### design/flow/design.v
module b58_cliky
	(
		CLOCK_50,						 
    KEY,
    SW,
    HEX0, HEX1, HEX2, HEX3, HEX4, HEX5, HEX6, HEX7,
		PLOT_X,
		PLOT_Y,
		PLOT_COLOUR,
		PLOT_EN
	);
	input			CLOCK_50;				 
	input   [9:0]   SW;
	input   [3:0]   KEY;
    output 	[6:0]   HEX0, HEX1, HEX2, HEX3, HEX4, HEX5, HEX6, HEX7;
	output	[7:0]	PLOT_X;
	output	[7:0]	PLOT_Y;
	output	[2:0]	PLOT_COLOUR;
	output			PLOT_EN;
   wire resetn;
   assign resetn = SW[0];
	wire [2:0] colour;
	wire [7:0] x;
        wire [7:0] y;
	wire writeEn;
	assign PLOT_X = x;
	assign PLOT_Y = y;
	assign PLOT_COLOUR = colour;
	assign PLOT_EN = writeEn;
   wire [2:0] next_square, curr_square;
   wire [6:0] next_colour;
   wire [2:0] curr_colour;
   wire [3:0] next_mode, curr_mode;
   wire [15:0] score, high_score;
   wire [3:0] lives;
   wire times_up, have_pressed, correct_answer;
   wire [9:0] squares_drawn;
   wire [19:0] current_state, next_state;
   wire [4:0] pressed_key;
   top_clicky top(
   		.clk(CLOCK_50),
   		.resetn(resetn),
   		.restart(SW[9]),
   		.key1(~KEY[3]), .key2(~KEY[2]), .key3(~KEY[1]), .key4(~KEY[0]),
   		.next_square(next_square), 
		.curr_square(curr_square),
   		.next_colour(next_colour), 
   		.curr_colour(curr_colour),
   		.next_mode(next_mode), 
   		.curr_mode(curr_mode),
   		.score(score),
  		.high_score(high_score),
  		.lives(lives),
  		.x(x), 
  		.y(y),  
  		.colour(colour),  
  		.times_up(times_up), 
  		.have_pressed(have_pressed), 
  		.correct_answer(correct_answer),
  		.squares_drawn(squares_drawn),
   		.current_state(current_state), 
   		.next_state(next_state),
   		.pressed_key(pressed_key),
   		.plot(writeEn)  
   		);
      hex_display score_1(
        .IN(score[3:0]),
        .OUT(HEX0)
      );
      hex_display score_2(
        .IN(score[7:4]),
        .OUT(HEX1)
      );
	hex_display high_score_1(
        .IN(high_score[3:0]),
        .OUT(HEX6)
      );
	hex_display high_score_2(
        .IN(high_score[7:4]),
        .OUT(HEX7)
      );
      hex_display lives_count(
        .IN(lives),
        .OUT(HEX4)
      );
	assign HEX5 = 7'b1000111;
	assign HEX3 = 7'b0010010;
	assign HEX2 = 7'b1000110;
endmodule
module hex_display(IN, OUT);
   input [3:0] IN;
	 output reg [6:0] OUT;
	 always @(*)
	 begin
		case(IN[3:0])
			4'b0000: OUT = 7'b1000000;
			4'b0001: OUT = 7'b1111001;
			4'b0010: OUT = 7'b0100100;
			4'b0011: OUT = 7'b0110000;
			4'b0100: OUT = 7'b0011001;
			4'b0101: OUT = 7'b0010010;
			4'b0110: OUT = 7'b0000010;
			4'b0111: OUT = 7'b1111000;
			4'b1000: OUT = 7'b0000000;
			4'b1001: OUT = 7'b0011000;
			4'b1010: OUT = 7'b0001000;
			4'b1011: OUT = 7'b0000011;
			4'b1100: OUT = 7'b1000110;
			4'b1101: OUT = 7'b0100001;
			4'b1110: OUT = 7'b0000110;
			4'b1111: OUT = 7'b0001110;
			default: OUT = 7'b0111111;
		endcase
	end
endmodule
 module top_clicky(
   input clk, resetn, restart,
   input key1, key2, key3, key4,
   output wire [2:0] next_square, curr_square,
   output wire [6:0] next_colour, 
   output wire [2:0] curr_colour,
   output wire [3:0] next_mode,
   output wire [3:0] curr_mode,
   output wire [15:0] score,
   output wire [15:0] high_score,
   output wire [3:0] lives,
   output wire [7:0] x, y,
   output wire [2:0] colour,
   output wire times_up, have_pressed, correct_answer,
   output wire [9:0] squares_drawn,
   output wire [19:0] current_state, next_state,
   output wire [4:0] pressed_key,
   output wire plot
   );
    wire [4:0] ld_w_square;
    wire ld_next_square;
    wire update;
    wire reset, set_answer, drawing_bar;
    clicky_datapath d0(
      .clk(clk),
      .resetn(resetn),
      .start(1'd1),
      .reset(reset),
      .ld_w_square(ld_w_square),
      .ld_next_square(ld_next_square),
      .plot(plot),
      .pressed_key(pressed_key),
      .update(update),
      .set_answer(set_answer),
      .drawing_bar(drawing_bar),
      .times_up(times_up),
      .have_pressed(have_pressed), 
      .correct_answer(correct_answer),
      .squares_drawn(squares_drawn),
      .out_x(x),
      .out_y(y),
      .colour(colour),
      .score(score),
      .high_score(high_score),
      .lives(lives),
      .next_square(next_square),
      .next_colour(next_colour),
      .curr_colour(curr_colour),
      .curr_square(curr_square),
      .next_mode(next_mode),
      .curr_mode(curr_mode)
    );
    clicky_control c0(
      .resetn(resetn),
      .start(1'd1),
      .restart(restart),
      .times_up(times_up),
      .clk(clk),
      .key1(key1), 
      .key2(key2), 
      .key3(key3), 
      .key4(key4),
      .have_pressed(have_pressed), 
      .correct_answer(correct_answer),
      .squares_drawn(squares_drawn),
      .lives(lives), 
      .score(score),
      .ld_w_square(ld_w_square),
      .ld_next_square(ld_next_square),
      .plot(plot),
      .pressed_key(pressed_key),
      .update(update),
      .current_state(current_state), 
      .next_state(next_state),
      .reset(reset),
      .set_answer(set_answer),
      .drawing_bar(drawing_bar)
    );
endmodule
module clicky_control(
    input resetn,
    input start, 
    input restart,
    input times_up,
    input clk,
    input key1, key2, key3, key4,
    input have_pressed, correct_answer,
    input [9:0] squares_drawn,
    input [3:0] lives, 
    input [15:0] score,
    output reg [4:0] ld_w_square,
    output reg ld_next_square,
    output reg plot,
    output reg [4:0] pressed_key,
    output reg update,
    output reg [19:0] current_state, next_state,
    output reg reset,
    output reg set_answer,
    output reg drawing_bar
    );
    localparam
    START		           = 20'd1,
    LOAD_W_SQUARE_1		    =	20'd2,
    DRAW_W_SQUARE_1		    =	20'd3,
    DRAW_W_SQUARE_1_WAIT	    =	20'd4,
    LOAD_W_SQUARE_2		    =	20'd5,
    DRAW_W_SQUARE_2		    =	20'd6,
    DRAW_W_SQUARE_2_WAIT	    =	20'd7,
    LOAD_W_SQUARE_3		    =	20'd8,
    DRAW_W_SQUARE_3		    =	20'd9,
    DRAW_W_SQUARE_3_WAIT	    =	20'd10,
    LOAD_W_SQUARE_4		    =  20'd11,
    DRAW_W_SQUARE_4		    =  20'd12,
    DRAW_W_SQUARE_4_WAIT	    =	20'd13,
    LOAD_NEXT_SQUARE		    =  20'd14,
    DRAW_NEXT_SQUARE		    =	20'd15,
    DRAW_NEXT_SQUARE_WAIT	    =	20'd16,
    LOAD_LEFT_BAR           =    20'd30,
    DRAW_LEFT_BAR           =    20'd31,
    DRAW_LEFT_BAR_WAIT      =    20'd32,
    LOAD_RIGHT_BAR          =    20'd33,
    DRAW_RIGHT_BAR          =    20'd34,
    DRAW_RIGHT_BAR_WAIT     =    20'd35,
    WAIT_ANSWER		    =	20'd17,
    PRESSED_KEY_1_WAIT	    =	20'd19,
    PRESSED_KEY_2_WAIT	    =	20'd21,
    PRESSED_KEY_3_WAIT	    =	20'd23,
    PRESSED_KEY_4_WAIT	    =	20'd25,
    TIMES_UP			    =	20'd26,
    UPDATE_SCORE		    =	20'd27,
    RESTART			   	    =	20'd28,
    RESTART_WAIT	        =   20'd29,
	UPDATE_SCORE_WAIT		=   20'd36;
    always@(*)
    begin: state_table 
            case (current_state)
              START: next_state = start ? LOAD_W_SQUARE_1 : START;
              LOAD_W_SQUARE_1: next_state = DRAW_W_SQUARE_1;
              DRAW_W_SQUARE_1: next_state = (squares_drawn < 10'd256) ? DRAW_W_SQUARE_1 : DRAW_W_SQUARE_1_WAIT;
              DRAW_W_SQUARE_1_WAIT: next_state = LOAD_W_SQUARE_2;
              LOAD_W_SQUARE_2: next_state = DRAW_W_SQUARE_2;
              DRAW_W_SQUARE_2: next_state = (squares_drawn < 10'd256) ? DRAW_W_SQUARE_2 : DRAW_W_SQUARE_2_WAIT;
              DRAW_W_SQUARE_2_WAIT: next_state = LOAD_W_SQUARE_3;
              LOAD_W_SQUARE_3: next_state = DRAW_W_SQUARE_3;
              DRAW_W_SQUARE_3: next_state = (squares_drawn < 10'd256) ? DRAW_W_SQUARE_3 : DRAW_W_SQUARE_3_WAIT;
              DRAW_W_SQUARE_3_WAIT: next_state = LOAD_W_SQUARE_4;
              LOAD_W_SQUARE_4: next_state = DRAW_W_SQUARE_4;
              DRAW_W_SQUARE_4: next_state = (squares_drawn < 10'd256) ? DRAW_W_SQUARE_4 : DRAW_W_SQUARE_4_WAIT;
              DRAW_W_SQUARE_4_WAIT: next_state = LOAD_NEXT_SQUARE;
              LOAD_NEXT_SQUARE: next_state = DRAW_NEXT_SQUARE;
              DRAW_NEXT_SQUARE: next_state = (squares_drawn < 10'd256) ? DRAW_NEXT_SQUARE : DRAW_NEXT_SQUARE_WAIT;
              DRAW_NEXT_SQUARE_WAIT: next_state = LOAD_LEFT_BAR;
              LOAD_LEFT_BAR: next_state = DRAW_LEFT_BAR;
              DRAW_LEFT_BAR: next_state = (squares_drawn < 10'd480) ? DRAW_LEFT_BAR : DRAW_LEFT_BAR_WAIT;
              DRAW_LEFT_BAR_WAIT: next_state = LOAD_RIGHT_BAR;
              LOAD_RIGHT_BAR: next_state = DRAW_RIGHT_BAR;
              DRAW_RIGHT_BAR: next_state = (squares_drawn < 10'd480) ? DRAW_RIGHT_BAR : DRAW_RIGHT_BAR_WAIT;
              DRAW_RIGHT_BAR_WAIT: next_state = WAIT_ANSWER;
              WAIT_ANSWER:
                    begin
		              if (times_up == 1'b1)
                            next_state = TIMES_UP;
                      else if ((key1 == 1'b1) && (have_pressed == 1'b0))
                        	next_state = PRESSED_KEY_1_WAIT;
                      else if ((key2 == 1'b1) && (have_pressed == 1'b0))
                        	next_state = PRESSED_KEY_2_WAIT;
                      else if ((key3 == 1'b1) && (have_pressed == 1'b0))
                        	next_state = PRESSED_KEY_3_WAIT;
                      else if ((key4 == 1'b1) && (have_pressed == 1'b0))
                        	next_state = PRESSED_KEY_4_WAIT;
                      else
                        	next_state = WAIT_ANSWER;	
                    end
		    PRESSED_KEY_1_WAIT:
			begin
				if ((times_up == 1'b0) && (key1 == 1'b0))
					next_state = WAIT_ANSWER;
				else if (times_up == 1'b1)
					next_state = TIMES_UP;
				else
					next_state = PRESSED_KEY_1_WAIT;
			end
            PRESSED_KEY_2_WAIT:
			begin
				if ((times_up == 1'b0) && (key2 == 1'b0))
					next_state = WAIT_ANSWER;
				else if (times_up == 1'b1)
					next_state = TIMES_UP;
				else
					next_state = PRESSED_KEY_2_WAIT;
			end
            PRESSED_KEY_3_WAIT:
			begin
				if ((times_up == 1'b0) && (key3 == 1'b0))
					next_state = WAIT_ANSWER;
				else if (times_up == 1'b1)
					next_state = TIMES_UP;
				else
					next_state = PRESSED_KEY_3_WAIT;
			end
            PRESSED_KEY_4_WAIT:
			begin
				if ((times_up == 1'b0) && (key4 == 1'b0))
					next_state = WAIT_ANSWER;
				else if (times_up == 1'b1)
					next_state = TIMES_UP;
				else
					next_state = PRESSED_KEY_4_WAIT;
			end
                TIMES_UP: next_state = UPDATE_SCORE;
                UPDATE_SCORE: next_state = UPDATE_SCORE_WAIT;
					 UPDATE_SCORE_WAIT: next_state = (lives != 4'd0) ? LOAD_W_SQUARE_1 : RESTART;
                RESTART: next_state = restart ? RESTART_WAIT : RESTART;
                RESTART_WAIT: next_state = restart ? RESTART_WAIT : START;
            default:     next_state = START;
        endcase
    end
    always @(*)
    begin: enable_signals
	    set_answer = 1'b0;
      	reset = 1'b0;
      	ld_w_square = 5'd0;
		ld_next_square = 1'b0;
      	plot = 1'b0;
		pressed_key = 5'd0;
		update = 1'b0;
		drawing_bar = 1'b0;
        case (current_state)
           START:
             	begin
                reset = 1'b1;
                end
           LOAD_W_SQUARE_1: 
                begin
                set_answer = 1'b1;
                ld_w_square = 5'd1;
                end
           LOAD_W_SQUARE_2: 
                begin
                ld_w_square = 5'd2;
                end
           LOAD_W_SQUARE_3: 
                begin
                ld_w_square = 5'd3;
                end
           LOAD_W_SQUARE_4: 
                begin
                ld_w_square = 5'd4;
                end
           LOAD_NEXT_SQUARE: 
                begin
                ld_next_square = 1'b1;
                end
           LOAD_LEFT_BAR:
                begin
                ld_w_square = 5'd5;
                end
           LOAD_RIGHT_BAR:
                begin
                ld_w_square = 5'd6;
                end
           DRAW_W_SQUARE_1:
             	begin
                plot = 1'b1;
                end
           DRAW_W_SQUARE_2:
             	begin
                plot = 1'b1;
                end
           DRAW_W_SQUARE_3:
             	begin
                plot = 1'b1;
                end
           DRAW_W_SQUARE_4:
             	begin
                plot = 1'b1;
                end
           DRAW_NEXT_SQUARE:
             	begin
                plot = 1'b1;
                end
           DRAW_LEFT_BAR:
             	begin
                plot = 1'b1;
                drawing_bar = 1'b1;
                end
           DRAW_RIGHT_BAR:
             	begin
                plot = 1'b1;
                drawing_bar = 1'b1;
                end
           PRESSED_KEY_1_WAIT:
                begin
                pressed_key = 5'd1;
                end
           PRESSED_KEY_2_WAIT:
                begin
                pressed_key = 5'd2;
                end
           PRESSED_KEY_3_WAIT:
                begin
                pressed_key = 5'd3;
                end
           PRESSED_KEY_4_WAIT:
           	    begin
                pressed_key = 5'd4;
                end
           UPDATE_SCORE:
             	begin
                update = 1'b1;
                end
        endcase
    end 
    always@(posedge clk)
    begin: state_FFs
      if(!resetn || !start)
            current_state <= START;
        else
            current_state <= next_state;
    end 
endmodule
module clicky_datapath(
   input clk,
   input resetn,
   input start,
   input reset,
   input [4:0] ld_w_square,
   input ld_next_square,
   input plot,
   input [4:0] pressed_key,
   input update,
   input set_answer,
   input drawing_bar,
   output times_up,
   output reg have_pressed, correct_answer,
   output reg [9:0] squares_drawn,  
   output reg [7:0] out_x, out_y,
   output reg [2:0] colour, 
   output reg [15:0] score,
   output reg [15:0] high_score,
   output reg [3:0] lives,  
   output reg [2:0] next_square,
   output reg [6:0] next_colour,
   output reg [2:0] curr_colour,
   output reg [2:0] curr_square,
   output reg [3:0] next_mode,
   output reg [3:0] curr_mode
    );
    localparam
    w_square_1_x		=	8'd30,
    w_square_1_y		=	8'd52,
    w_square_2_x		=	8'd60,
    w_square_2_y		=	8'd52,
    w_square_3_x		=	8'd90,
    w_square_3_y		=	8'd52,
    w_square_4_x		=	8'd120,
    w_square_4_y		=	8'd52,
    left_bar_x          =   8'd0,
    right_bar_x         =   8'd156,
    bar_y               =   8'd0,
    black			=      3'b000,
    blue			=      3'b001,
    green			=      3'b010,
    cyan			=      3'b011,
    red			    =	   3'b100,
    pink			=      3'b101,
    yellow			=	   3'b110,
    white		    =	   3'b111;
    reg [17:0] max_count;
    reg inc_life, dec_life, inc_speed, dec_speed, inc_score, dec_score;
   rate_divider rate_div(
   			.clk(clk), 
   			.resetn(resetn),
   			.reset(reset), 
   			.max_count(max_count),
   		    .enable(times_up)
   		    );
   reg [7:0] x,y;
   reg [2:0] c;  
   reg [9:0] ct;
   wire [3:0] x_add = ct[3:0];
   wire [3:0] y_add = ct[7:4];
   wire [1:0] x_add_bar = ct[1:0];
   wire [7:0] y_add_bar = ct[9:2];
   always @(posedge clk)
   begin
		if (next_square >= 3'd4)
		    next_square <= 3'd0;
		else
		    next_square <= next_square + 3'd1;
		if (next_colour >= 7'd100)
		    next_colour <= 7'd0;
		else
		    next_colour <= next_colour + 7'd1;
		if (next_mode >= 4'd10)
		    next_mode <= 4'd0;
		else
		    next_mode <= next_mode + 7'd1;
       if (set_answer == 1'b1)
           correct_answer <= 1'b0;
        if (reset == 1'b1)
        begin
        x <= 8'd0;
        y <= 8'd0;
        c <= 3'd0;
        inc_speed <= 0;
        dec_speed <= 0;
        inc_life <= 0;
		  dec_life <= 0;
		  inc_score <= 0;
		  dec_score <= 0;
        have_pressed <= 1'd0;
        lives <= 4'd3;
        score <= 16'd0;
		  max_count <= 18'd18_000;
		  curr_mode <= 0;
        end
        if (update == 1'b1)
        begin
					 if (inc_speed)
    	            max_count <= max_count - (18'd1_000);
                if (dec_speed)
                    max_count <= max_count + (18'd1_000);
                if (inc_score)
					     begin
                    score <= score + 1;
						  if (high_score <= score+1)
								high_score <= score +1;
						  end
                if (dec_score)
                    score <= score - 1;
                if (inc_life)
                    lives <= lives + 1;
                if ((dec_life) & (lives != 0)) 
                    lives <= lives - 1;
					 if ((have_pressed == 1'b0) && ((curr_colour == 3'd0) || (curr_colour == 3'd1)) && (lives != 3'd0))
					     lives <= lives -1;
		    if (curr_mode == 4'd0)      
		    begin
		        if (next_mode == 4'd1)   
		            curr_mode <= 4'd1;
		    end
		    else if (curr_mode == 4'd3)  
		        curr_mode <= 4'd0;
		    else                         
		        curr_mode <= curr_mode + 4'd1;
        end
        if (pressed_key == 5'd1)
            begin
            inc_speed <= 0;
            dec_speed <= 0;
            inc_life <= 0;
            dec_life <= 0;
            inc_score <= 0;
            dec_score <= 0;
            if (curr_mode == 4'd0)
            begin
                if (curr_colour == 3'd4 && curr_square == 3'd1)
                begin
                	inc_speed <= 1'b1;
                end
                else if (curr_colour == 3'd3 && curr_square == 3'd1)
                begin
                        dec_speed <= 1'b1;
                end
                else if (curr_colour == 3'd2 && curr_square == 3'd1)
                begin
                        inc_life <= 1'b1;
                end
                else if (curr_colour == 3'd1)
                begin
                    if (curr_square == 3'd1)
                        inc_score <= 1'b1;
                    else
                        dec_life <= 1'b1;
                end
                else if (curr_colour == 3'd0)
                begin
                    if (curr_square != 3'd1)
                        inc_score <= 1'b1;
                    else
                        dec_life <= 1'b1;
                end
            end
         	else
         	begin
                if (curr_colour == 3'd4 && curr_square == 3'd1)
                begin
                    dec_speed <= 1'b1;
                end
                else if (curr_colour == 3'd3 && curr_square == 3'd1)
                begin
                    inc_speed <= 1'b1;
                end
                else if (curr_colour == 3'd2 && curr_square == 3'd1)
                begin
                     dec_life <= 1'b1;
                end
                else if (curr_colour == 3'd0)
                begin
                    if (curr_square == 3'd1)
                        inc_score <= 1'b1;
                    else
                        dec_life <= 1'b1;
                end
                else if (curr_colour == 3'd1)
                begin
                    if (curr_square != 3'd1)
                        inc_score <= 1'b1;
                    else
                        dec_life <= 1'b1;
                end
         	end    
            have_pressed <= 1'b1;
            end
        if (pressed_key == 5'd2)
            begin
            inc_speed <= 0;
            dec_speed <= 0;
            inc_life <= 0;
            dec_life <= 0;
            inc_score <= 0;
            dec_score <= 0;
            if (curr_mode == 4'd0)
            begin
                if (curr_colour == 3'd4 && curr_square == 3'd2)
                begin
                	inc_speed <= 1'b1;
                end
                else if (curr_colour == 3'd3 && curr_square == 3'd2)
                begin
                        dec_speed <= 1'b1;
                end
                else if (curr_colour == 3'd2 && curr_square == 3'd2)
                begin
                        inc_life <= 1'b1;
                end
                else if (curr_colour == 3'd1)
                begin
                    if (curr_square == 3'd2)
                        inc_score <= 1'b1;
                    else
                        dec_life <= 1'b1;
                end
                else if (curr_colour == 3'd0)
                begin
                    if (curr_square != 3'd2)
                        inc_score <= 1'b1;
                    else
                        dec_life <= 1'b1;
                end
            end
         	else
         	begin
                if (curr_colour == 3'd4 && curr_square == 3'd2)
                begin
                    dec_speed <= 1'b1;
                end
                else if (curr_colour == 3'd3 && curr_square == 3'd2)
                begin
                    inc_speed <= 1'b1;
                end
                else if (curr_colour == 3'd2 && curr_square == 3'd2)
                begin
                     dec_life <= 1'b1;
                end
                else if (curr_colour == 3'd0)
                begin
                    if (curr_square == 3'd2)
                        inc_score <= 1'b1;
                    else
                        dec_life <= 1'b1;
                end
                else if (curr_colour == 3'd1)
                begin
                    if (curr_square != 3'd2)
                        inc_score <= 1'b1;
                    else
                        dec_life <= 1'b1;
                end
         	end    
            have_pressed <= 1'b1;
            end
        if (pressed_key == 5'd3)
            begin
            inc_speed <= 0;
            dec_speed <= 0;
            inc_life <= 0;
            dec_life <= 0;
            inc_score <= 0;
            dec_score <= 0;
            if (curr_mode == 4'd0)
            begin
                if (curr_colour == 3'd4 && curr_square == 3'd3)
                begin
                	inc_speed <= 1'b1;
                end
                else if (curr_colour == 3'd3 && curr_square == 3'd3)
                begin
                        dec_speed <= 1'b1;
                end
                else if (curr_colour == 3'd2 && curr_square == 3'd3)
                begin
                        inc_life <= 1'b1;
                end
                else if (curr_colour == 3'd1)
                begin
                    if (curr_square == 3'd3)
                        inc_score <= 1'b1;
                    else
                        dec_life <= 1'b1;
                end
                else if (curr_colour == 3'd0)
                begin
                    if (curr_square != 3'd3)
                        inc_score <= 1'b1;
                    else
                        dec_life <= 1'b1;
                end
            end
         	else
         	begin
                if (curr_colour == 3'd4 && curr_square == 3'd3)
                begin
                    dec_speed <= 1'b1;
                end
                else if (curr_colour == 3'd3 && curr_square == 3'd3)
                begin
                    inc_speed <= 1'b1;
                end
                else if (curr_colour == 3'd2 && curr_square == 3'd3)
                begin
                     dec_life <= 1'b1;
                end
                else if (curr_colour == 3'd0)
                begin
                    if (curr_square == 3'd3)
                        inc_score <= 1'b1;
                    else
                        dec_life <= 1'b1;
                end
                else if (curr_colour == 3'd1)
                begin
                    if (curr_square != 3'd3)
                        inc_score <= 1'b1;
                    else
                        dec_life <= 1'b1;
                end
         	end    
            have_pressed <= 1'b1;
            end
        if (pressed_key == 5'd4)
            begin
            inc_speed <= 0;
            dec_speed <= 0;
            inc_life <= 0;
            dec_life <= 0;
            inc_score <= 0;
            dec_score <= 0;
            if (curr_mode == 4'd0)
            begin
                if (curr_colour == 3'd4 && curr_square == 3'd4)
                begin
                	inc_speed <= 1'b1;
                end
                else if (curr_colour == 3'd3 && curr_square == 3'd4)
                begin
                        dec_speed <= 1'b1;
                end
                else if (curr_colour == 3'd2 && curr_square == 3'd4)
                begin
                        inc_life <= 1'b1;
                end
                else if (curr_colour == 3'd1)
                begin
                    if (curr_square == 3'd4)
                        inc_score <= 1'b1;
                    else
                        dec_life <= 1'b1;
                end
                else if (curr_colour == 3'd0)
                begin
                    if (curr_square != 3'd4)
                        inc_score <= 1'b1;
                    else
                        dec_life <= 1'b1;
                end
            end
         	else
         	begin
                if (curr_colour == 3'd4 && curr_square == 3'd4)
                begin
                    dec_speed <= 1'b1;
                end
                else if (curr_colour == 3'd3 && curr_square == 3'd4)
                begin
                    inc_speed <= 1'b1;
                end
                else if (curr_colour == 3'd2 && curr_square == 3'd4)
                begin
                     dec_life <= 1'b1;
                end
                else if (curr_colour == 3'd0)
                begin
                    if (curr_square == 3'd4)
                        inc_score <= 1'b1;
                    else
                        dec_life <= 1'b1;
                end
                else if (curr_colour == 3'd1)
                begin
                    if (curr_square != 3'd4)
                        inc_score <= 1'b1;
                    else
                        dec_life <= 1'b1;
                end
         	end    
            have_pressed <= 1'b1;
            end
        if (ld_w_square == 5'd1)
        begin
		      have_pressed <= 1'd0;
            x <= w_square_1_x;
            y <= w_square_1_y;
            c <= white;
				inc_speed <= 0;
            dec_speed <= 0;
            inc_life <= 0;
            dec_life <= 0;
            inc_score <= 0;
            dec_score <= 0;
        end
        else if (ld_w_square == 5'd2)
        begin
            x <= w_square_2_x;
            y <= w_square_2_y;
            c <= white;
        end
        else if (ld_w_square == 5'd3)
        begin
            x <= w_square_3_x;
            y <= w_square_3_y;
            c <= white;
        end
        else if (ld_w_square == 5'd4)
        begin
            x <= w_square_4_x;
            y <= w_square_4_y;
            c <= white;
        end
        else if (ld_w_square == 5'd5)
        begin
            x <= left_bar_x;
            y <= bar_y;
            if (curr_mode == 4'd0)
                c <= black;
            else
                c <= red;
        end
        else if (ld_w_square == 5'd6)
        begin
            x <= right_bar_x;
            y <= bar_y;
            if (curr_mode == 4'd0)
                c <= black;
            else
                c <= red;
        end
       if (ld_next_square == 1'b1)
       begin
	    if (score%5 == 4)
	    begin
	        max_count <= max_count - (18'd1_000);
	    end
	    if (next_colour >= 7'd0 && next_colour <= 7'd44)
	    begin
	            c <= red;
                curr_colour <= 3'd1;
        end
	    else if (next_colour >= 7'd45 && next_colour <= 7'd89)
	    begin
	            c <= yellow;
                curr_colour <= 3'd0;
        end
	    else if (next_colour >= 7'd90 && next_colour <= 7'd94)
	    begin
	            c <= green;
                curr_colour <= 3'd2;
        end
	    else if (next_colour >= 7'd95 && next_colour <= 7'd97)
	    begin
                c <= pink;
                curr_colour <= 3'd4;
        end
	    else if (next_colour >= 7'd98 && next_colour <= 7'd100)
	    begin
		        c <= cyan;
                curr_colour <= 3'd3;
        end
            if (next_square == 3'd1)
            begin
            	x <= w_square_1_x;
            	y <= w_square_1_y;
              	curr_square <= 3'd1;
            end
            else if (next_square == 3'd2)
            begin
            	x <= w_square_2_x;
            	y <= w_square_2_y;
                curr_square <= 3'd2;
            end
            else if (next_square == 3'd3)
            begin
            	x <= w_square_3_x;
            	y <= w_square_3_y;
                curr_square <= 3'd3;
            end
            else if (next_square == 3'd4)
            begin
            	x <= w_square_4_x;
            	y <= w_square_4_y;
                curr_square <= 3'd4;
            end
        end
        if (plot == 1'b0)
            ct <= 0;
        else if (ct == 10'd1023)
            begin
            ct <= 0;
            end
        else if (plot == 1'b1)
            ct <= ct + 1'b1;
        else
            ct <= ct;
        if (plot == 1'b0) 
        begin
            out_x <= 8'b0000_0000;
            out_y <= 8'b0000_0000;
            colour <= 3'b000;
            squares_drawn <= 10'd0;
        end
        else
        begin
            if (drawing_bar == 1'b1)
            begin
                out_x <= x + x_add_bar;
                out_y <= y + y_add_bar;
                colour <= c;
            end
            else
            begin
                out_x <= x + x_add;
                out_y <= y + y_add;
                colour <= c;
            end
            squares_drawn <= squares_drawn + 10'd1;
        end
        if (!resetn)
        begin
            lives <= 4'd3;
            score <= 16'd0;
            have_pressed <= 1'b0;
            correct_answer <= 1'b0;
            next_square <= 3'd1;
            next_colour <= 7'd0;
            squares_drawn <= 10'd0;
            max_count <= 18'd18_000;
            high_score <= 16'd0;
            inc_life <= 0;
            dec_life <= 0;
            inc_speed <= 0;
            dec_speed <= 0;
            inc_score <= 0;
            dec_score <= 0;
            curr_mode <= 0;
            next_mode <= 0;
            curr_colour <= 3'd0;
            curr_square <= 3'd0;
            x <= 8'd0;
            y <= 8'd0;
            c <= 3'd0;
            ct <= 10'd0;
            out_x <= 8'd0;
            out_y <= 8'd0;
            colour <= 3'd0;
        end
    end
endmodule
module rate_divider(
  	input clk,
  	input resetn,
	input reset,
  	input [17:0] max_count, 
  	output reg enable
    );
  	reg [17:0] ct;
    always @(posedge clk)
    begin
		  if (!resetn)
		  begin
		      ct <= 18'd0;
				enable <= 1'b0;
		  end
		  else if (reset)
		  begin
		      ct <= max_count - 1;
				enable <= 1'b0;
		  end
        else if (ct > 0)
        begin
            ct <= ct - 18'd1;
      		enable <= 1'b0;
        end
        else
        begin
            ct <= max_count;
          	enable <= 1'b1;
        end
    end
endmodule
### design/flow/run.sh
#!/bin/bash
# the make line also repeats each setting of config.mk as NAME=value (left out here)
make -C /OpenROAD-flow-scripts/flow DESIGN_CONFIG=/design/flow/config.mk WORK_HOME=/design/flow/orfs CLKGATE_MAP_FILE= finish
### design/flow/config.mk
export PLATFORM = sky130hd
export DESIGN_NAME = b58_cliky
export DESIGN_NICKNAME = b58_cliky
export VERILOG_FILES = /design/flow/design.v
export SDC_FILE = /design/flow/constraint.sdc
export NUM_CORES = 4
export LEC_CHECK = 0
export CAP_MARGIN = 20
export CORE_MARGIN = 2
export CORE_UTILIZATION = 66
export HOLD_SLACK_MARGIN = -0.1
export PLACE_DENSITY = 0.6
export SLEW_MARGIN = 20
### design/flow/constraint.sdc
create_clock -name core_clock -period 9.14 [get_ports {CLOCK_50}]
set_input_delay 1.8280 -clock core_clock [delete_from_list [all_inputs] [get_ports {CLOCK_50}]]
set_output_delay 1.8280 -clock core_clock [all_outputs]
set_load 0.01 [all_outputs]
==> Changelog: implementation, run 1 <==
### Physical design

- P_clk: 0.915 mW
- Slowest cell on crit path: nor2_1
- Yosys top cell by area: dfxtp_1
- Arr. time, crit path: 12.64 ns
- Drt via density: 7.218
- Final hold vios: 0
- CTS root buf: clkbuf_16
- Syn Area/Cell: 7.236 sq um
- Ys Warns: 4
- Routed WL per cell: 23.67 microns
- Layout check fault list: negative setup slack
- Sequential Power Share: 43.3%
- Static leakage: 10.35 nW
- P_sw: 0.7928 mW
- Core Util, Final: 87.75%
- Initial antenna violation count: 10
- Sink Count: 217
- Chip area: 30150 sq um
- Fmax achieved: 82.09 MHz
- Max-area cell share: 22.87%
- Crit path max-delay family: AND-OR/OR-AND gates
- CP Capture Point: top.d0.max_count[3]
- Top cells by area: dfxtp_1 (23%), nor2_1 (6.1%), ha_1 (5.7%)
- Critical path depth: 50
- Total Routing Usage GR: 41.08%
- Clk ins delay skew pair: 0.52 ns
- Crit path capture type: register
- Worst setup SP type: register
- Post-synth EDFFs: 0
- Yosys cell types: 116
- Core Box Area: 28550 sq um
- Met1 usage: 47.56%
- Max transition margin: 21.13%
- Final Max Tran Viols: 0
- Post-Synth Simple-Gate Area: 26.82%
- Hold path depth: 1
- Synth Area in XOR/XNOR: 5.757%
- GR Util met3: 6.930%
- Gr ovfl total: 0
- Skew final: 0.01291 ns
- Min Hold Slack: 0.4521 ns
- CTS Buf Count: 22
- DRC violations left: 0
- Area of the mapped netlist: 18990 sq um
- Via Count: 24742
- Layout fillers: 1454
- Number of port buffers: 61
- GP Congestion: 0.9578
- Status: failed layout checks
- Synth logic family: AND-OR/OR-AND gates
- Vias in the first global route: 21677
- Placed instance area: 22390 sq um
- Adder share: 6.192%
- R2R setup slack: -3.04 ns
- Critical path's most frequent cell: buf_4
- Tmin final: 12.18 ns
- Synth top cell by count: nor2_1
- Hold_buf cts: 0
- Async SR Flop Fraction: 0%
- Crit path from: top.d0.score[13]
- Crit Reg-Reg Endpoint: top.d0.max_count[3]
- Tcrit/Tclk final: 133.3%
- Required time worst endpoint: 9.60 ns
- Hold Path Sink: top.d0.squares_drawn[0]
- OpenROAD warning count: 77
- Final setup viols: 18
- Internal: 1.682 mW
- Comb pwr share: 19.8%
- Largest Pwr Group: sequential cells
- Post-synth regs: 217
- Mux area share: 3.761%
- Nets@finish: 3126
- Hold Crit Class: register to register
- Final WL: 81130 microns
- P&R area growth vs syn: 31.88%
- Met2 usage: 72.07%
- Dominant Register Cell: dfxtp_1
- CP Buf/Inv Count: 15
- Die Y: 173.6 microns
- Cell count in the Yosys report: 2625
- Boundary Pins: 91
- RR Startpoint: top.d0.score[13]
- Worst Max-Slew Pin Slew: 1.171 ns
- Post-DRT Antenna Nets: 0
- Aoi share: 28.17%
- First-pass GRT wire length: 105300 microns
- Clk network pwr share: 36.9%
- H-tree levels: 1
- Clk buf depth: 3
- Post-Syn Instances: 2625
- Layout Cell Area excl Fill: 25050 sq um
- Comb group: 0.490 mW
- Unrepaired setup endpoints after global routing: yes
- Setup_tns: -49.06 ns
- Die Width: 173.6 microns
- Pwr Density: 98.81 nW/um^2
- Critical Path Fanout Max: 9
- Max cap viols: 0
- Gr busiest metal: met2
- Post-synth seq share: 22.87%
- Fin worst setup slack: -3.042 ns
- Clock-pin slew on the worst setup and hold paths: 0.07 ns
- HP Start: top.d0.squares_drawn[0]
- Reg2Reg Depth: 50
- Sw Ratio: 32.03%
- Largest net degree at the start of global routing: 55
- Fin cells: 3428
- Detailed placer's ending HPWL: 43760 microns
- # placed instances: 3289
- FP Util: 66.54%
- Pre-antenna DRT Iters: 19
- Starting DRT DRC Count: 4533
- P_seq: 1.07 mW
- Max incr delay on CP: 0.78 ns
- Cell Rows: 62
- Chip Area, Yosys: 18990 sq um
- Peak VDD IR: 0.1903 mV
- Setup CP Type: register to register
- CTS tree: yes
- Synth top cells by count: nor2_1 (308), nand2_1 (247), dfxtp_1 (217), a21oi_1 (200), o21ai_0 (159)
-- what timing repair did --
item                                    in CTS  in global routing
gates resized                              138                110
buffers inserted                            47                 45
gates cloned                                 1                  1
pin swaps                                   48                 55
endpoints found under the setup margin      18                 18
-- final cells by class --
class | instances | area [sq um] | share of cell area (%)
Multi-Input combinational cell | 2144 | 14740 | 58.85
Timing Repair Buffer | 523 | 4304 | 17.18
Tap cell | 384 | 480.5 | 1.918
Antenna cell | 6 | 15.01 | 0.05994
Clock buffer | 27 | 599.3 | 2.392
Sequential cell | 217 | 4349 | 17.36
Inverter | 115 | 431.7 | 1.723
Clock inverter | 12 | 128.9 | 0.5145
-- per-stage QoR --
step / power, mW / setup slack, ns
2_1_floorplan: 1.419 / -0.9012
3_3_place_gp: 1.525 / -1.305
3_5_place_dp: 1.544 / -1.544
4_1_cts: 2.445 / -0.7646
5_1_grt: 2.558 / -3.433
6_report: 2.475 / -3.042
-- layer usage --
metal	wire, microns	part of all wire (%)
met4	8035	9.9
met3	11570	14
met1	26540	33
met2	34520	43
met5	463	0.57
==> run 2: changes to the inputs <==
CELL_PAD_IN_SITES_DETAIL_PLACEMENT = 0   (was not set)
CORE_MARGIN = 9   (was 2)
CORE_UTILIZATION = 68   (was 66)
GPL_ROUTABILITY_DRIVEN = 1   (was not set)
HOLD_SLACK_MARGIN = not set   (was -0.1)
MIN_ROUTING_LAYER = met2   (was not set)
PLACE_DENSITY = 0.52   (was 0.6)
SETUP_SLACK_MARGIN = 0.4   (was not set)
TNS_END_PERCENT = 85   (was not set)
clock period = 9.16 ns   (was 9.14 ns; I/O delays follow)
==> run 2 against run 1 <==
The run now fails in global routing. Synthesized cell count is the same. Die size increased by 14%. Synthesized area unchanged.
==> Changelog: implementation, run 2 <==
## Flow update

- Max-area cell share: 22.87%
- Die Y: 185.1 microns
- Clk buf depth: 3
- Chip Area, Yosys: 18990 sq um
- Yosys cell types: 116
- Pre-CTS setup slack: -1.504 ns
- Synth top cell by count: nor2_1
- Aoi share: 28.17%
- Top cells by area: dfxtp_1 (23%), nor2_1 (6.1%), ha_1 (5.7%)
- Yosys top cell by area: dfxtp_1
- Synth Area in XOR/XNOR: 5.757%
- Dominant Register Cell: dfxtp_1
- Detailed placer's ending HPWL: 44570 microns
- Adder share: 6.192%
- Cell count in the Yosys report: 2625
- Number of port buffers: 61
- Synth top cells by count: nor2_1 (308), nand2_1 (247), dfxtp_1 (217), a21oi_1 (200), o21ai_0 (159)
- Die Width: 185.1 microns
- CTS root buf: clkbuf_16
- H-tree levels: 1
- Status: aborted with a tool error
- Hold_buf cts: 0
- Post-synth seq share: 22.87%
- CTS Buf Count: 21
- Post-Syn Instances: 2625
- Async SR Flop Fraction: 0%
- Placed instance area: 22360 sq um
- Tool error: [ERROR GRT-0232] Routing congestion too high. Check the congestion heatmap in the GUI.
- FP Util: 69.89%
- Synth logic family: AND-OR/OR-AND gates
- Stop stage: global routing
- Core Box Area: 27180 sq um
- Post-synth EDFFs: 0
- Sink Count: 217
- Chip area: 34270 sq um
- Gr ovfl total: 470
- Mux area share: 3.761%
- Post-synth regs: 217
- Total Routing Usage GR: 85.04%
- Cell Rows: 60
- Area of the mapped netlist: 18990 sq um
- Post-Synth Simple-Gate Area: 26.82%
- Ys Warns: 4
- GP Congestion: 0.9638
- Syn Area/Cell: 7.236 sq um
- Boundary Pins: 91
==> run 2: per-stage QoR <==
stage	power, mW	std cells	TNS (ns)	hold WS [ns]
after floorplan	1.416	2644	-13.98	0.4175
after global placement	1.526	3277	-20.06	0.4308
after detailed placement	1.551	3277	-25.35	0.4509
after CTS	2.524	3361	-16.60	0.4590
==> run 2: repair_timing <==
| action | in CTS |
|---|---|
| setup endpoints to repair | 18 |
| cloned | 2 |
| gates resized | 136 |
| pin swaps | 57 |
| buffers inserted | 44 |
==> run 2: metal layers <==
layer | overflow | global-route usage [%]
met1 | - | -
met2 | 103 | 87.38
met3 | 229 | 91.30
met4 | 88 | 71.17
met5 | 50 | 76.53
==> run 3: changes to the inputs <==
ABC_AREA = 1   (was not set)
CELL_PAD_IN_SITES_DETAIL_PLACEMENT = not set   (was 0)
CELL_PAD_IN_SITES_GLOBAL_PLACEMENT = 0   (was not set)
CORE_MARGIN = 2   (was 9)
CORE_UTILIZATION = 65   (was 68)
CTS_CLUSTER_DIAMETER = 57   (was not set)
GPL_ROUTABILITY_DRIVEN = not set   (was 1)
GPL_TIMING_DRIVEN = 1   (was not set)
MAX_ROUTING_LAYER = met4   (was not set)
MIN_ROUTING_LAYER = not set   (was met2)
PLACE_DENSITY = not set   (was 0.52)
SETUP_SLACK_MARGIN = not set   (was 0.4)
TNS_END_PERCENT = 5   (was 85)
clock period = 9.67 ns   (was 9.16 ns; I/O delays follow)
==> run 3 against run 2 <==
Synthesized area down 1.7%. Die size down 12%. Synthesized cell count up 16%. The layout now fails its checks (negative setup slack).
==> Changelog: implementation, run 3 <==
### Physical design

- Crit path max-delay family: simple AND/OR/NAND/NOR gates
- Chip area: 30110 sq um
- HP Start: top.d0.max_count[1]
- Aoi share: 15.53%
- Internal: 1.735 mW
- Tmin final: 11.57 ns
- Tcrit/Tclk final: 119.6%
- Worst setup SP type: register
- Arr. time, crit path: 11.94 ns
- Sink Count: 217
- Max-area cell share: 23.26%
- Total Routing Usage GR: 39.59%
- Final hold vios: 0
- P_seq: 0.995 mW
- Gr busiest metal: met2
- Synth logic family: simple AND/OR/NAND/NOR gates
- Hold Crit Class: register to register
- Yosys cell types: 69
- Final setup viols: 18
- Clk buf depth: 3
- Crit Reg-Reg Endpoint: top.d0.max_count[6]
- P&R area growth vs syn: 30.83%
- Post-DRT Antenna Nets: 0
- Hold Path Sink: top.d0.max_count[1]
- Post-synth seq share: 23.26%
- Synth top cell by count: nand2_1
- Clk ins delay skew pair: 0.54 ns
- CTS Buf Count: 25
- Static leakage: 12.49 nW
- Pre-CTS setup slack: -0.8450 ns
- CP Buf/Inv Count: 17
- Max cap viols: 0
- GR Util met3: 4.364%
- Post-Syn Instances: 3054
- GP Congestion: 0.9373
- Syn Area/Cell: 6.115 sq um
- P_sw: 0.8411 mW
- Power Total: 2.576 mW
- Hold path depth: 2
- Ys Warns: 4
- Layout fillers: 1608
- Largest net degree at the start of global routing: 56
- Pre-antenna DRT Iters: 9
- Starting DRT DRC Count: 3881
- Peak VDD IR: 0.1529 mV
- H-tree levels: 1
- Critical path's most frequent cell: nand2_1
- Setup_tns: -33.51 ns
- Chip Area, Yosys: 18680 sq um
- P_clk: 1.05 mW
- Setup CP Type: register to register
- Cell Rows: 62
- Vias in the first global route: 21621
- Max transition margin: 15.75%
- Core Box Area: 28470 sq um
- Final WL: 73200 microns
- Comb group: 0.534 mW
- Gr ovfl total: 0
- RR Startpoint: top.d0.score[13]
- Post-synth EDFFs: 0
- R2R setup slack: -1.90 ns
- Clock-pin slew on the worst setup and hold paths: 0.07 ns
- Required time worst endpoint: 10.05 ns
- Critical Path Fanout Max: 8
- Post-synth regs: 217
- FP Util: 65.60%
- Max incr delay on CP: 0.35 ns
- Cell count in the Yosys report: 3054
- Die Y: 173.5 microns
- Mux area share: 0%
- DRC violations left: 0
- Skew final: 0.02161 ns
- Number of port buffers: 61
- Unrepaired setup endpoints after global routing: yes
- Synth top cells by count: nand2_1 (735), nor2_1 (405), inv_1 (387), nand3_1 (221), dfxtp_1 (217)
- Async SR Flop Fraction: 0%
- Core Util, Final: 85.83%
- Met1 usage: 47.16%
- Crit path from: top.d0.score[13]
- Status: failed layout checks
- Min Hold Slack: 0.4550 ns
- Detailed placer's ending HPWL: 42750 microns
- Fin worst setup slack: -1.898 ns
- Fmax achieved: 86.44 MHz
- Critical path depth: 79
- Met2 usage: 68.52%
- Largest Pwr Group: clock
- Reg2Reg Depth: 79
- Sequential Power Share: 38.6%
- Pwr Density: 105.4 nW/um^2
- Yosys top cell by area: dfxtp_1
- Area of the mapped netlist: 18680 sq um
- Crit path capture type: register
- CP Capture Point: top.d0.max_count[6]
- Dominant Register Cell: dfxtp_1
- Initial antenna violation count: 2
- Die Width: 173.5 microns
- Final Max Tran Viols: 0
- CTS root buf: clkbuf_16
- Synth Area in XOR/XNOR: 3.376%
- Top cells by area: dfxtp_1 (23%), nand2_1 (15%), nor2_1 (8.1%)
- OpenROAD warning count: 77
- Post-Synth Simple-Gate Area: 40.40%
- Boundary Pins: 91
- Slowest cell on crit path: dfxtp_2
- First-pass GRT wire length: 99520 microns
- Layout check fault list: negative setup slack
- Nets@finish: 3576
- Adder share: 5.976%
- Drt via density: 6.339
- Worst Max-Slew Pin Slew: 1.251 ns
- Comb pwr share: 20.7%
- Sw Ratio: 32.65%
- Clk network pwr share: 40.6%
- Via Count: 24571
- CTS tree: yes
- Routed WL per cell: 18.88 microns
## run 3: routing by layer
layer | vias up | share of wire (%)
li1 | 10856 | -
met1 | 11007 | 35
met2 | 2004 | 46
met3 | 704 | 11
met4 | 0 | 8.5
met5 | - | 0
## run 3: final cells by class
| type | count | area, sq um | area share (%) |
|---|---|---|---|
| Clock inverter | 9 | 167.7 | 0.6862 |
| Inverter | 436 | 1653 | 6.764 |
| Clock buffer | 35 | 723.2 | 2.960 |
| Tap cell | 384 | 480.5 | 1.966 |
| Timing Repair Buffer | 455 | 3709 | 15.18 |
| Sequential cell | 217 | 4347 | 17.79 |
| Antenna cell | 2 | 5.005 | 0.02048 |
| Multi-Input combinational cell | 2338 | 13350 | 54.64 |
## run 3: repair_timing
action / CTS / global route
hold buffers: 0 / 0
gates resized: 73 / 183
endpoints found under the setup margin: 18 / 18
cloned: 5 / 3
buffers inserted: 19 / 40
pin swaps: 42 / 118
## run 3: per-stage QoR
step	instances	area, sq um
after floorplan	3073	18840
after detailed placement	3763	21950
after global routing	3876	24430
after CTS	3831	23330
final	3876	24430
after global placement	3763	21950
==> run 4: changes to the inputs <==
CORE_UTILIZATION = 72   (was 65)
CTS_CLUSTER_DIAMETER = 204   (was 57)
MAX_ROUTING_LAYER = not set   (was met4)
PLACE_DENSITY = 0.91   (was not set)
SETUP_SLACK_MARGIN = -0.33   (was not set)
TNS_END_PERCENT = not set   (was 5)
clock period = 7.6 ns   (was 9.67 ns; I/O delays follow)
==> run 4 against run 3 <==
Synthesized area is the same. Die size shrank 9.5%. Synthesized cell count is the same. The flow now stops in global routing.
==> Changelog: implementation, run 4 <==
## Flow update

- FP Util: 73.74%
- CTS Buf Count: 25
- Synth top cells by count: nand2_1 (735), nor2_1 (405), inv_1 (387), nand3_1 (221), dfxtp_1 (217)
- Boundary Pins: 91
- Gr ovfl total: 156
- Ys Warns: 4
- Clk buf depth: 3
- Post-synth seq share: 23.26%
- Dominant Register Cell: dfxtp_1
- Post-Syn Instances: 3054
- GP Congestion: 1.039
- CTS root buf: clkbuf_16
- Post-Synth Simple-Gate Area: 40.40%
- Post-synth regs: 217
- Cell Rows: 58
- H-tree levels: 1
- Detailed placer's ending HPWL: 44960 microns
- Syn Area/Cell: 6.115 sq um
- Status: aborted with a tool error
- Async SR Flop Fraction: 0%
- Cell count in the Yosys report: 3054
- Core Box Area: 25330 sq um
- Area of the mapped netlist: 18680 sq um
- Stop stage: global routing
- Pre-CTS setup slack: -2.669 ns
- Die Width: 165.1 microns
- Hold_buf cts: 0
- Sink Count: 217
- Chip area: 27240 sq um
- Chip Area, Yosys: 18680 sq um
- Yosys cell types: 69
- Synth top cell by count: nand2_1
- Top cells by area: dfxtp_1 (23%), nand2_1 (15%), nor2_1 (8.1%)
- Placed instance area: 21960 sq um
- Aoi share: 15.53%
- Total Routing Usage GR: 74.39%
- Yosys top cell by area: dfxtp_1
- Synth logic family: simple AND/OR/NAND/NOR gates
- Post-synth EDFFs: 0
- # placed instances: 3677
- Number of port buffers: 61
- Synth Area in XOR/XNOR: 3.376%
- Adder share: 5.976%
- Max-area cell share: 23.26%
- Die Y: 165.1 microns
- Mux area share: 0%
- Tool error: [ERROR GRT-0116] Global routing finished with congestion. Check the congestion regions in the DRC Viewer.
## run 4: metal layers
| layer | GRT overflow | global-route usage, % |
|---|---|---|
| met2 | 78 | 93.75 |
| met3 | 3 | 54.92 |
| met5 | 1 | 14.77 |
| met4 | 69 | 80.83 |
| met1 | 5 | 72.99 |
## run 4: what timing repair did
item / 4_1_cts
setup endpoints to repair: 18
cloned: 11
pin swaps: 75
gates resized: 167
setup buffers: 42
==> run 5: changes to the inputs <==
CORE_UTILIZATION = 70   (was 72)
CTS_CLUSTER_DIAMETER = 30   (was 204)
PLACE_DENSITY = not set   (was 0.91)
PLACE_DENSITY_LB_ADDON = 0.26   (was not set)
SETUP_SLACK_MARGIN = not set   (was -0.33)
clock period = 10.8 ns   (was 7.6 ns; I/O delays follow)
==> run 5 against run 4 <==
The layout now fails its checks (negative setup slack). Synthesized area stayed put. Die size is 2.8% higher. Synthesized cell count stayed put.
==> Changelog: implementation, run 5 <==
### Physical design

- Crit path capture type: register
- Core Box Area: 26130 sq um
- Arr. time, crit path: 13.26 ns
- Dominant Register Cell: dfxtp_1
- Final WL: 74990 microns
- Power Total: 2.586 mW
- Hold Crit Class: register to register
- Final hold vios: 0
- CP Buf/Inv Count: 14
- First-pass GRT wire length: 89120 microns
- Status: failed layout checks
- Static leakage: 11.56 nW
- Boundary Pins: 91
- Skew final: 0.04079 ns
- Fin worst setup slack: -2.108 ns
- Nets@finish: 3330
- DRC violations left: 0
- Pwr Density: 112.7 nW/um^2
- Vias in the first global route: 19495
- Worst setup SP type: register
- Synth logic family: simple AND/OR/NAND/NOR gates
- Routed WL per cell: 20.85 microns
- Comb pwr share: 18.4%
- Synth top cells by count: nand2_1 (735), nor2_1 (405), inv_1 (387), nand3_1 (221), dfxtp_1 (217)
- Starting DRT DRC Count: 5129
- Internal: 1.744 mW
- Chip Area, Yosys: 18680 sq um
- Gr ovfl total: 0
- Fmax achieved: 77.47 MHz
- Hold Path Sink: top.d0.y[6]
- Flop area: 4348 sq um
- Max transition margin: 27.15%
- Crit path from: top.d0.score[15]
- Yosys cell types: 69
- Detailed placer's ending HPWL: 38380 microns
- Die Width: 167.3 microns
- CTS tree: yes
- Post-synth regs: 217
- Post-Syn Instances: 3054
- Pre-antenna DRT Iters: 30
- Adder share: 5.976%
- Layout check fault list: negative setup slack
- Clk ins delay skew pair: 0.54 ns
- Tmin final: 12.91 ns
- Hold_buf cts: 0
- Crit path max-delay family: simple AND/OR/NAND/NOR gates
- HP Start: top.d0.y[6]
- Critical Path Fanout Max: 27
- CTS Buf Count: 39
- Layout fillers: 1330
- Crit Reg-Reg Endpoint: top.d0.max_count[6]
- Total Routing Usage GR: 37.08%
- Die Y: 167.3 microns
- Slowest cell on crit path: nand4_1
- Aoi share: 15.53%
- P_clk: 1.22 mW
- OpenROAD warning count: 74
- Sw Ratio: 32.57%
- Syn Area/Cell: 6.115 sq um
- Worst Max-Slew Pin Slew: 1.092 ns
- CP Capture Point: top.d0.max_count[6]
- Max incr delay on CP: 0.51 ns
- Reg2Reg Depth: 78
- Cell count in the Yosys report: 3054
- R2R setup slack: -2.11 ns
- Cell Rows: 59
- Comb group: 0.475 mW
- Sequential Power Share: 34.5%
- Clk network pwr share: 47.2%
- Hold path depth: 2
- Placed instance area: 19550 sq um
- Ys Warns: 4
- Yosys top cell by area: dfxtp_1
- RR Startpoint: top.d0.score[15]
- Chip area: 28000 sq um
- FP Util: 71.47%
- Largest Pwr Group: clock
- Critical path depth: 78
- P_seq: 0.891 mW
- Via Count: 24498
- P&R area growth vs syn: 22.90%
- MI comb area: 13550 sq um
- CTS root buf: clkbuf_16
- Sink Count: 217
- Unrepaired setup endpoints after global routing: yes
- Top cells by area: dfxtp_1 (23%), nand2_1 (15%), nor2_1 (8.1%)
- Fin cells: 3596
- Drt via density: 6.813
- Post-synth EDFFs: 0
- Post-synth seq share: 23.26%
- Required time worst endpoint: 11.15 ns
- Synth top cell by count: nand2_1
- Post-DRT Antenna Nets: 0
- Final Max Tran Viols: 0
- Post-Synth Simple-Gate Area: 40.40%
- P_sw: 0.8421 mW
- Synth Area in XOR/XNOR: 3.376%
- H-tree levels: 2
- Clock-pin slew on the worst setup and hold paths: 0.06 ns
- # placed instances: 3418
- Layout Cell Area excl Fill: 22950 sq um
- Initial antenna violation count: 4
- GP Congestion: 0.9986
- Largest net degree at the start of global routing: 56
- Setup CP Type: register to register
- Max-area cell share: 23.26%
- Clk buf depth: 3
- Mux area share: 0%
- Final setup viols: 18
- Max cap viols: 0
- Peak VDD IR: 0.1642 mV
- Area of the mapped netlist: 18680 sq um
- Tcrit/Tclk final: 119.5%
- Number of port buffers: 61
- Async SR Flop Fraction: 0%
[run 5: layout make-up]
type                       instances  share of cell area [%]
antenna                            4                 0.04361
clock buffer                      47                   4.606
clock inverter                    24                   1.019
inverter                         436                   7.228
multi-input combinational       2345                   59.05
sequential                       217                   18.94
tap                              335                   1.826
timing repair buffer             188                   7.288
[run 5: timing repair]
item | in CTS | in global routing
setup buffers | 11 | 80
endpoints found under the setup margin | 18 | 18
gates resized | 32 | 272
gates cloned | 8 | 4
pin swaps | 17 | 122
[run 5: metal layers]
| layer | part of all wire [%] | vias to the layer above | GRT usage [%] |
|---|---|---|---|
| met3 | 13 | 984 | 5.271 |
| met1 | 33 | 10673 | 46.90 |
| met2 | 43 | 2440 | 63.11 |
| li1 | - | 10399 | - |
| met4 | 11 | 2 | 16.37 |
| met5 | 0.057 | - | 0 |
[run 5: metrics by stage]
stage / TNS, ns / utilization [%] / setup slack, ns / hold slack (ns)
floorplan: 0 / - / 0.9459 / 0.4083
global placement: -1.321 / 74.81 / -0.1001 / 0.4263
detailed placement: -10.52 / 74.81 / -0.6215 / 0.4401
CTS: 0 / 81.04 / 0.001121 / 0.4520
global route: -48.05 / 87.81 / -2.715 / 0.4818
finish: -37.00 / 87.83 / -2.108 / 0.4677
==> run 6: changes to the inputs <==
ABC_AREA = not set   (was 1)
CELL_PAD_IN_SITES_GLOBAL_PLACEMENT = not set   (was 0)
CORE_ASPECT_RATIO = 1.52   (was not set)
CORE_MARGIN = 5   (was 2)
CORE_UTILIZATION = 40   (was 70)
CTS_CLUSTER_DIAMETER = not set   (was 30)
GPL_TIMING_DRIVEN = not set   (was 1)
PLACE_DENSITY = 0.6   (was not set)
PLACE_DENSITY_LB_ADDON = not set   (was 0.26)
clock period = 16.0 ns   (was 10.8 ns; I/O delays follow)
==> run 6 against run 5 <==
Global-route usage down 16 points. Sequential share of layout area is 2.1 points higher. Synthesized area increased by 1.7%. Critical path depth fell by 38. Non-clock buffer count shrank 106. Final area is 10% lower. Highest routed layer is now met4. Count of clock-buffer cells in the layout is 20 lower. Combinational power is 41% lower. Now clean on timing, DRC and antenna.
==> Changelog: implementation, run 6 <==
### Physical design

- Status: no timing/DRC/antenna violations
- Max-area cell share: 22.87%
- Ys Warns: 4
- Crit path from: top.d0.score[15]
- CTS root buf: clkbuf_16
- Postcts setup bufs: 0
- Vias in the first global route: 18764
- Number of port buffers: 61
- Post-DRT Antenna Nets: 0
- Via Count: 19345
- Power Total: 1.467 mW
- Aoi share: 28.17%
- Total Routing Usage GR: 20.79%
- Critical path depth: 40
- Worst setup SP type: register
- Critical Path Fanout Max: 23
- OpenROAD warning count: 72
- Drt via density: 6.045
- Unrepaired setup endpoints after global routing: no
- Routed WL per cell: 18.20 microns
- Core Util, Final: 43.81%
- Dominant Register Cell: dfxtp_1
- Tcrit/Tclk final: 93.47%
- Final setup viols: 0
- Fmax achieved: 66.87 MHz
- Synth Area in XOR/XNOR: 5.757%
- Slowest cell on crit path: o32ai_1
- Hold Path Sink: top.d0.squares_drawn[0]
- Die Y: 278.7 microns
- R2R setup slack: 1.05 ns
- Chip Area, Yosys: 18990 sq um
- Final hold vios: 0
- Async SR Flop Fraction: 0%
- Max incr delay on CP: 0.89 ns
- Chip area: 52040 sq um
- Crit path max-delay family: simple AND/OR/NAND/NOR gates
- Mux area share: 3.761%
- Layout fillers: 4857
- Internal: 0.9986 mW
- Arr. time, crit path: 15.36 ns
- Setup_tns: 0 ns
- Setup CP Type: register to register
- Comb pwr share: 19.0%
- Sw Ratio: 31.94%
- Top cells by area: dfxtp_1 (23%), nor2_1 (6.1%), ha_1 (5.7%)
- Post-Synth Simple-Gate Area: 26.82%
- Flop area: 4347 sq um
- CP Buf/Inv Count: 2
- Peak VDD IR: 0.08805 mV
- Clock-pin slew on the worst setup and hold paths: 0.07 ns
- Crit path capture type: register
- Largest net degree at the start of global routing: 64
- Syn Area/Cell: 7.236 sq um
- Largest Pwr Group: sequential cells
- Post-synth seq share: 22.87%
- Nets@finish: 2687
- Detailed placer's ending HPWL: 43670 microns
- Max transition margin: 23.48%
- Area of the mapped netlist: 18990 sq um
- Min Hold Slack: 0.4544 ns
- Gr busiest metal: met2
- Hold Crit Class: register to register
- Clk buf depth: 3
- HP Start: top.d0.squares_drawn[0]
- Clk ins delay skew pair: 0.55 ns
- CTS Buf Count: 24
- Hold path depth: 1
- Sink Count: 217
- Final WL: 58240 microns
- Initial antenna violation count: 0
- Pwr Density: 71.13 nW/um^2
- Skew final: 0.01197 ns
- Placed instance area: 19800 sq um
- H-tree levels: 1
- Pre-antenna DRT Iters: 6
- Post-synth EDFFs: 0
- Cell count in the Yosys report: 2625
- Post-synth regs: 217
- CTS tree: yes
- Met2 usage: 41.04%
- Boundary Pins: 91
- Synth top cell by count: nor2_1
- Final Max Tran Viols: 0
- Met1 usage: 22.11%
- Starting DRT DRC Count: 1287
- Yosys top cell by area: dfxtp_1
- Yosys cell types: 116
- Post-Syn Instances: 2625
- Clk network pwr share: 39.7%
- Cell Rows: 98
- CP Capture Point: top.d0.max_count[16]
- Comb group: 0.278 mW
- Layout Cell Area excl Fill: 20630 sq um
- Adder share: 6.192%
- MI comb area: 13510 sq um
- P&R area growth vs syn: 8.603%
- Reg2Reg Depth: 40
- P_sw: 0.4686 mW
- Core Box Area: 47090 sq um
- Static leakage: 7.914 nW
- Crit Reg-Reg Endpoint: top.d0.max_count[16]
- Tmin final: 14.95 ns
- Antenna diode count: 0
- Sequential Power Share: 41.3%
- Required time worst endpoint: 16.40 ns
- RR Startpoint: top.d0.score[15]
- Synth logic family: AND-OR/OR-AND gates
- FP Util: 40.34%
- GP Congestion: 0.9413
- GR Util met3: 2.001%
- P_clk: 0.583 mW
- Gr ovfl total: 0
- P_seq: 0.606 mW
- DRC violations left: 0
- Die Width: 186.8 microns
- Worst Max-Slew Pin Slew: 1.133 ns
- Synth top cells by count: nor2_1 (308), nand2_1 (247), dfxtp_1 (217), a21oi_1 (200), o21ai_0 (159)
- First-pass GRT wire length: 93020 microns
- Max cap viols: 0
==> run 6: metrics by stage <==
step                      instances  setup WS, ns
after floorplan                2644         5.203
after CTS                      3199         1.260
final                          3200         1.045
after global placement         3157         1.528
after global routing           3200       0.09491
after detailed placement       3157         1.330
==> run 6: routing by layer <==
| metal | share of wire (%) | wire, microns |
|---|---|---|
| met1 | 38 | 22420 |
| met2 | 53 | 31050 |
| met3 | 3.7 | 2184 |
| met4 | 4.4 | 2590 |
| met5 | 0 | 0 |
==> run 6: what timing repair did <==
action,in CTS,in global routing
setup endpoints to repair,0,5
gates resized,0,1
hold buffers,0,0
==> run 6: final cells by class <==
cell class / instances / area share, %
Clock buffer: 27 / 3.063
Clock inverter: 15 / 0.9037
Inverter: 115 / 2.093
Multi-Input combinational cell: 2144 / 65.51
Sequential cell: 217 / 21.07
Tap cell: 600 / 3.639
Timing Repair Buffer: 82 / 3.724
==> run 7: changes to the inputs <==
CORE_ASPECT_RATIO = not set   (was 1.52)
CORE_MARGIN = 2   (was 5)
CORE_UTILIZATION = 70   (was 40)
CTS_CLUSTER_DIAMETER = 54   (was not set)
CTS_CLUSTER_SIZE = 43   (was not set)
PLACE_DENSITY = not set   (was 0.6)
SETUP_SLACK_MARGIN = 3.21   (was not set)
clock period = 11.3 ns   (was 16.0 ns; I/O delays follow)
==> run 7 against run 6 <==
Now fails the layout checks on negative setup slack. Via count is 25% higher. Final cell count is 1.5% lower. Total power is 31% higher.
==> Changelog: implementation, run 7 <==
### Physical design

- Status: failed layout checks
- Layout check fault list: negative setup slack
- Via Count: 24204
- Drt via density: 7.681
- Post-synth EDFFs: 0
- Nets@finish: 2896
- P&R area growth vs syn: 22.74%
- Final WL: 79060 microns
- HP Start: top.d0.squares_drawn[0]
- Fin worst setup slack: -1.938 ns
- Core Box Area: 26800 sq um
- Tmin final: 13.24 ns
- Post-Synth Simple-Gate Area: 26.82%
- Pre-antenna DRT Iters: 14
- OpenROAD warning count: 78
- Aoi share: 28.17%
- FP Util: 70.87%
- Skew final: 0.02047 ns
- Internal: 1.244 mW
- CP Capture Point: top.d0.max_count[9]
- Cell count in the Yosys report: 2625
- Worst setup SP type: register
- Setup_tns: -33.11 ns
- Die Y: 168.7 microns
- Fin cells: 3151
- Hold path depth: 1
- Post-synth seq share: 22.87%
- Crit path from: top.d0.score[13]
- Routed WL per cell: 25.09 microns
- Vias in the first global route: 20708
- Pwr Density: 82.30 nW/um^2
- Pre-CTS setup slack: 0.03978 ns
- Static leakage: 9.283 nW
- Final Max Tran Viols: 0
- Synth top cell by count: nor2_1
- GP Congestion: 0.9718
- CTS tree: yes
- Initial antenna violation count: 11
- Layout Cell Area excl Fill: 23310 sq um
- Fmax achieved: 75.54 MHz
- Boundary Pins: 91
- Gr ovfl total: 0
- Top cells by area: dfxtp_1 (23%), nor2_1 (6.1%), ha_1 (5.7%)
- Syn Area/Cell: 7.236 sq um
- Crit path capture type: register
- Placed instance area: 20210 sq um
- Slowest cell on crit path: a2111oi_2
- Mux area share: 3.761%
- P_seq: 0.866 mW
- Final hold vios: 0
- Chip area: 28470 sq um
- Power Total: 1.919 mW
- CTS Buf Count: 17
- Synth top cells by count: nor2_1 (308), nand2_1 (247), dfxtp_1 (217), a21oi_1 (200), o21ai_0 (159)
- P_clk: 0.642 mW
- # placed instances: 2967
- Sw Ratio: 35.15%
- Detailed placer's ending HPWL: 39850 microns
- Total Routing Usage GR: 41.62%
- Comb group: 0.411 mW
- Hold Path Sink: top.d0.squares_drawn[0]
- First-pass GRT wire length: 100100 microns
- Critical path's most frequent cell: buf_4
- Min Hold Slack: 0.4719 ns
- Final setup viols: 18
- CP Buf/Inv Count: 12
- Clk network pwr share: 33.4%
- Post-DRT Antenna Nets: 0
- Core Util, Final: 86.99%
- Chip Area, Yosys: 18990 sq um
- Synth logic family: AND-OR/OR-AND gates
- Yosys cell types: 116
- Arr. time, crit path: 13.59 ns
- CTS root buf: clkbuf_16
- Yosys top cell by area: dfxtp_1
- Required time worst endpoint: 11.66 ns
- Starting DRT DRC Count: 5390
- Critical path depth: 48
- Hold Crit Class: register to register
- Critical Path Fanout Max: 21
- Crit path max-delay family: AND-OR/OR-AND gates
- Comb pwr share: 21.4%
- R2R setup slack: -1.94 ns
- Clk ins delay skew pair: 0.51 ns
- Sink Count: 217
- RR Startpoint: top.d0.score[13]
- Die Width: 168.7 microns
- Ys Warns: 4
- Max incr delay on CP: 0.94 ns
- Reg2Reg Depth: 48
- Dominant Register Cell: dfxtp_1
- Cell Rows: 60
- P_sw: 0.6744 mW
- Worst Max-Slew Pin Slew: 1.329 ns
- Area of the mapped netlist: 18990 sq um
- Post-synth regs: 217
- Max cap viols: 0
- Async SR Flop Fraction: 0%
- DRC violations left: 0
- Synth Area in XOR/XNOR: 5.757%
- Max transition margin: 10.44%
- Crit Reg-Reg Endpoint: top.d0.max_count[9]
- Clock-pin slew on the worst setup and hold paths: 0.09 ns
- Adder share: 6.192%
- H-tree levels: 1
- Number of port buffers: 61
- Unrepaired setup endpoints after global routing: yes
- Setup CP Type: register to register
- Largest Pwr Group: sequential cells
- Sequential Power Share: 45.1%
- Peak VDD IR: 0.1509 mV
- Largest net degree at the start of global routing: 52
- Clk buf depth: 3
- Post-Syn Instances: 2625
- Tcrit/Tclk final: 117.1%
- Max-area cell share: 22.87%
## run 7: metal layers
metal  vias up  part of all wire (%)  GRT usage [%]
met5         -                  0.75              0
met4        27                    11          22.79
met3      1059                    15          5.752
met2      2533                    41          72.63
li1       9892                     -              -
met1     10693                    32          49.45
## run 7: repair_timing
action	4_1_cts	5_1_grt
buffers inserted	80	63
cloned	4	1
resized	148	112
pin swaps	79	96
endpoints found under the setup margin	18	18
hold buffers	0	0
## run 7: final cells by class
| class | count | area [sq um] |
|---|---|---|
| Tap cell | 341 | 426.7 |
| Sequential cell | 217 | 4352 |
| Fill cell | 1342 | 3487 |
| Timing Repair Buffer | 297 | 2626 |
| Inverter | 115 | 431.7 |
| Clock buffer | 18 | 439.2 |
| Antenna cell | 8 | 20.02 |
| Clock inverter | 10 | 131.4 |
| Multi-Input combinational cell | 2145 | 14890 |
Power is estimated from default activity; no workload was simulated.
